==> v28 <==
// cpu
module cpu(clk, rst, imem_addr, imem_data, dmem_addr, dmem_wdata, dmem_we, dmem_re, dmem_rdata);
export LEC_CHECK = 0
export CAP_MARGIN = 20
export CORE_MARGIN = 2
export CORE_UTILIZATION = 68
export SETUP_SLACK_MARGIN = -0.44
export SLEW_MARGIN = 20
create_clock -name core_clock -period 6.81 [get_ports {clk}]
run.sh (not shown) runs the stock make flow with config.mk's settings and CLKGATE_MAP_FILE=.
==> v34: changes against v28 <==
Settings changed: CORE_UTILIZATION 68 to 72, CTS_CLUSTER_SIZE set to 53, MAX_ROUTING_LAYER set to met4, PLACE_DENSITY set to 0.95, SETUP_SLACK_MARGIN -0.44 to not set.
==> flow/constraint.sdc (replaced) <==
create_clock -name core_clock -period 9.69 [get_ports {clk}]
set_input_delay 1.9380 -clock core_clock [delete_from_list [all_inputs] [get_ports {clk}]]
set_output_delay 1.9380 -clock core_clock [all_outputs]
set_load 0.01 [all_outputs]
==> comparison table <==
	v28	v34
Outcome	complete, but fails checks	aborted with a tool error
Last stage reached	-	global routing
Layout check failures	setup timing	-
Yosys stat area	58400 µm²	58400 µm²
Number of enable flip-flop cells	0	0
Dpl ws	-1.23 ns	0.164 ns
Weighted congestion at the end of routability-driven global placement	1.08	1.18
Width of the die	297 µm	289 µm
Floorplan row count	107	104
Area of the die	88200 µm²	83300 µm²
Placement-stage cell area	65800 µm²	59800 µm²
Post-cts sizing count	31	2
Fp_density	68.5%	72.6%
Detailed placer's ending HPWL	167000 µm	147000 µm
Dpl cells	7684	6938
Num CTS Buffers	99	98
Area of the placeable core	85100 µm²	80400 µm²
Die H	297 µm	289 µm
Number of post-CTS setup repair buffers	12	0
Boundary Pins	112	112
Post-synth net total	6407	6407

==> inputs of 04-18 <==
cpu again, from the RTL that the note above started with.
Settings: LEC_CHECK=0, CAP_MARGIN=20, CORE_MARGIN=2, CORE_UTILIZATION=72, CTS_CLUSTER_DIAMETER=354, CTS_CLUSTER_SIZE=94, PLACE_DENSITY=0.38, SLEW_MARGIN=20, TNS_END_PERCENT=10; clock period 6.06 ns.
==> 08-02 (differences from 04-18) <==
- ABC_AREA: default -> 0
- CAP_MARGIN: 20 -> 15
- CORE_ASPECT_RATIO: default -> 0.68
- CORE_UTILIZATION: 72 -> 27
- CTS_CLUSTER_DIAMETER: 354 -> default
- CTS_CLUSTER_SIZE: 94 -> 33
- GPL_TIMING_DRIVEN: default -> 0
- MAX_ROUTING_LAYER: default -> met5
- MIN_ROUTING_LAYER: default -> met2
- TNS_END_PERCENT: 10 -> 70
==> flow/constraint.sdc (replaced) <==
create_clock -name core_clock -period 9.61 [get_ports {clk}]
set_input_delay 1.9220 -clock core_clock [delete_from_list [all_inputs] [get_ports {clk}]]
set_output_delay 1.9220 -clock core_clock [all_outputs]
set_load 0.01 [all_outputs]
==> 01-20 (differences from 04-18) <==
- CORE_UTILIZATION: 72 -> 40
- CTS_CLUSTER_DIAMETER: 354 -> default
- CTS_CLUSTER_SIZE: 94 -> default
- PLACE_DENSITY: 0.38 -> 0.6
- SETUP_SLACK_MARGIN: default -> 0.07
- TNS_END_PERCENT: 10 -> default
==> flow/constraint.sdc (replaced) <==
create_clock -name core_clock -period 10.9 [get_ports {clk}]
set_input_delay 2.1800 -clock core_clock [delete_from_list [all_inputs] [get_ports {clk}]]
set_output_delay 2.1800 -clock core_clock [all_outputs]
set_load 0.01 [all_outputs]
==> qor summary <==
                                                 04-18                   08-02                    01-20
TritonCTS Buffers                                   14                     113                      106
Post-place setup slack                        -1.80 ns                -6.13 ns                 0.725 ns
Core Region                                  80400 um2              214000 um2               145000 um2
Area of placed instances                     66000 um2               64100 um2                61000 um2
Placed instance count                             7592                    9183                     7799
Die footprint                                83300 um2              220000 um2               149000 um2
Port bufs                                          111                      99                      111
Result of the run               stopped before the end  stopped before the end  complete, no violations
Stage where the flow stopped            global routing          global routing                        -
DP HPWL                                      171000 um               393000 um                157000 um
H-tree depth                                         1                       3                        3
Horiz. Die Dim                                  289 um                  568 um                   386 um
Height of the chip                              289 um                  387 um                   386 um
Count of standard-cell rows                        104                     140                      140
Pre-placement core utilization                   0.726                   0.272                    0.402
RePlAce Congestion                                1.09                    1.28                    0.975
CTS-repair resized insts                           159                     551                        0
Postcts setup bufs                                  36                     113                        0
